Design axi_gpio, start of the top module:
module axi_gpio #(
    parameter int N_GPIOS = 32,
    parameter int AXI_ADDR_WIDTH = 12,
    parameter int AXI_DATA_WIDTH = 32
)(
   input aclk,
   input aresetn, 
   input  logic [N_GPIOS-1:0] gpio_in_raw ,
   output logic [N_GPIOS-1:0] gpio_out,
   output logic irq,  
   output logic arready,
   input logic [AXI_ADDR_WIDTH-1:0] araddr,
   input logic arvalid,
   output logic [AXI_DATA_WIDTH-1:0] rdata,
   output logic [1:0] rresp,
   output logic rvalid,
   input logic rready,
   input logic wvalid,
   output logic wready,
   input logic [AXI_DATA_WIDTH-1:0] wdata,
   input logic [AXI_DATA_WIDTH/8-1:0] wstrb,
   input logic bready,
   output logic bvalid,
   output logic [1:0] bresp,
   output logic awready,
   input logic [AXI_ADDR_WIDTH-1:0] awaddr,
   input logic awvalid
);
Size: ~3,500 cells after synthesis, roughly 800 flip-flops, roughly 0.039 mm^2 of cells after synthesis.
Settings: LEC_CHECK=0, CAP_MARGIN=20, CORE_MARGIN=2, CORE_UTILIZATION=64, CTS_CLUSTER_SIZE=57, SLEW_MARGIN=20; clock period 4.1 ns.
run.sh (not shown) runs the stock make flow with config.mk's settings and CLKGATE_MAP_FILE=.
Rerun with:
CORE_UTILIZATION = 71   (was 64)
CTS_CLUSTER_SIZE = 33   (was 57)
PLACE_DENSITY = 0.95   (was unset)
clock period = 1.95 ns   (was 4.1 ns; I/O delays follow)
What happened:
- With this change the flow died in 5_1_grt, error GRT-0116
- area after synthesis is unchanged
- synthesized cell count is unchanged
- die size decreases by 9.7%
Rerun with:
CORE_UTILIZATION = 40   (was 71)
CTS_CLUSTER_SIZE = unset   (was 33)
PLACE_DENSITY = unset   (was 0.95)
clock period = 3.82 ns   (was 1.95 ns; I/O delays follow)
This time the run ran to the end with no violations.
Die size came out higher by about 80%.
Synthesized cell count is unchanged.
Area after synthesis is unchanged.
Rerun with:
CAP_MARGIN = 15   (was 20)
CORE_UTILIZATION = 68   (was 40)
CTS_CLUSTER_SIZE = 21   (was unset)
SETUP_SLACK_MARGIN = -0.2   (was unset)
clock period = 2.12 ns   (was 3.82 ns; I/O delays follow)
Effect: The new run reached the layout checks and failed them: negative setup slack. Design area came out higher by 9.1%. Wire length came out higher by 19%. Hold slack improved by 0.13 ns. Clock-buffer cell count came out lower by 1. Die size came out lower by 41%. Worst setup slack got worse by 0.68 ns. Global-route usage came out higher by 18 points. Sequential share of layout area came out lower by 3.6 points.
Rerun with:
CAP_MARGIN = 20   (was 15)
CORE_UTILIZATION = 71   (was 68)
CTS_CLUSTER_SIZE = 33   (was 21)
SETUP_SLACK_MARGIN = unset   (was -0.2)
clock period = 2.38 ns   (was 2.12 ns; I/O delays follow)
- The changed run finished but fails on negative setup slack
- setup slack is better by 0.066 ns
- via count is higher slightly
- die area is lower by a few percent
- total power is lower by roughly a tenth
- flip-flop count is unchanged
- non-clock buffer count is lower by 45
- area after synthesis stays the same
- first-iteration DRC count is higher by roughly a tenth
- sequential power is lower by roughly a tenth
Rerun with:
CAP_MARGIN = 5   (was 20)
CTS_CLUSTER_SIZE = 15   (was 33)
HOLD_SLACK_MARGIN = 0.24   (was unset)
SETUP_SLACK_MARGIN = -0.18   (was unset)
TNS_END_PERCENT = 5   (was unset)
clock period = 2.21 ns   (was 2.38 ns; I/O delays follow)
=>
- The new run reached the layout checks and failed them: negative setup slack
- die size stays the same
- power increases by a few percent
- worst setup slack loses 0.091 ns
- worst hold slack is about the same
- global-route usage increases by 2.5 points
- design area decreases by a few percent
- final cell count increases slightly
- non-clock buffer count increases by 33
- flip-flop count does not change
- core utilization decreases by 2.4 points


== lane 1 ==
axi_gpio again, from the RTL that the note above started with.
export LEC_CHECK = 0
export CAP_MARGIN = 40
export CELL_PAD_IN_SITES_DETAIL_PLACEMENT = 1
export CORE_MARGIN = 8
export CORE_UTILIZATION = 40
export GPL_TIMING_DRIVEN = 0
export MIN_ROUTING_LAYER = met2
export SLEW_MARGIN = 0
export TNS_END_PERCENT = 85
create_clock -name core_clock -period 5.0 [get_ports {aclk}]
## Diff of input files: lane 2 against lane 1
Settings: CORE_MARGIN: 8 -> 2; TNS_END_PERCENT: 85 -> unset; MIN_ROUTING_LAYER: met2 -> unset; CTS_CLUSTER_SIZE: unset -> 24; CELL_PAD_IN_SITES_DETAIL_PLACEMENT: 1 -> unset; SLEW_MARGIN: 0 -> 20; CORE_UTILIZATION: 40 -> 70; GPL_TIMING_DRIVEN: 0 -> unset; CAP_MARGIN: 40 -> 20; the clock period (ns, I/O delays scaled along): 5.0 -> 4.09.
## What came out
- Changes observed in lane 2 relative to lane 1: met2 layer wire length in the routed design shows a reduction of about 22%, final instance count without filler cells went down by about 13%, number of fill cells has decreased, maximum clock skew at final layout saw a decrease.
- In the flow results for lane 2 and lane 1, the count of clock-buffer cells in the layout is larger on lane 1.
- Lane 1 -> lane 2: total power increased by more than 10%
- In lane 2, the portion of total power attributed to combinational logic came out 4.7 points below the value in lane 1.
- Side by side, total wire length turned out lower in lane 2 than in lane 1.
- irq_status_q[9] as the critical path startpoint was reported by lane 1, and irq_status_q[8] by lane 2.
Here is what was changed in the inputs of lane 3 compared with lane 2.
Settings: changing CORE_UTILIZATION from 70 to 72; setting PLACE_DENSITY_LB_ADDON to 0.13 for the first time; removing CTS_CLUSTER_SIZE (formerly 24); setting ABC_AREA to 1 for the first time; changing the clock period (ns, I/O delays scaled along) from 4.09 to 2.56.
[flow] lane 3 | stages: complete | final checks: fail | reason: setup timing
Lane 3 vs lane 2, global-route usage went up by 3.4 points.
Going from lane 2 to lane 3, routed wire length moved up, met1 usage in global routing moved up.
Setup changes, lane 3 to lane 4
Settings: a change of CAP_MARGIN from 20 to 15; a deleted PLACE_DENSITY_LB_ADDON that had been 0.13; an added PLACE_DENSITY of 0.67; an added SETUP_SLACK_MARGIN of 0.55; an added CTS_CLUSTER_SIZE of 21; a deleted ABC_AREA that had been 1; a change of the clock period (ns, I/O delays scaled along) from 2.56 to 2.12.
--- outcome ---
On pre-CTS setup slack, lane 3 beats lane 4.
Lane 4 vs. lane 3: synthesized cell area went down by 2.9%.
Lane 4 | ERROR | global routing (5_1_grt)
Taking lane 3 as the reference, in lane 4 share of synthesized registers carrying an async set or reset did not really move, number of setup buffers added after CTS picked up an extra 133, count of placed standard cells including taps decreased by 19% relative to the old numbers, die width went down 1.4%.
[lane 4 vs lane 3] die height: lower in lane 4
Sort lane 4 and lane 3 by proportion of synthesized chip area in sequential cells, descending, and lane 4 comes first.
Input-level comparison between lane 5 and lane 4:
Settings: a deleted CTS_CLUSTER_SIZE that had been 21; a deleted PLACE_DENSITY that had been 0.67; a deleted SETUP_SLACK_MARGIN that had been 0.55; a change of CAP_MARGIN from 15 to 20; a change of CORE_UTILIZATION from 72 to 60; a change of the clock period (ns, I/O delays scaled along) from 2.12 to 2.2.
Findings:
Lane 5 and lane 4: no clean run
The flow ended early for lane 4: it failed with a tool error in global routing (5_1_grt).
Diff lane 4..lane 5 | arithmetic-cell share of the synthesized area counting full adders, half adders and majority gates | unchanged
Relative to lane 4, core region area has increased by 0.011 sq mm in lane 5.
Diff lane 4 -> lane 5 | die area | up by more than 10%
Worst-case setup slack after placement on lane 5 is behind lane 4.
Measured against lane 4, the horizontal die size of lane 5 comes out at 1.09 times the reference value.
NOTE: row count in lane 5 exceeds that of lane 4
Power is estimated from default activity; no workload was simulated.
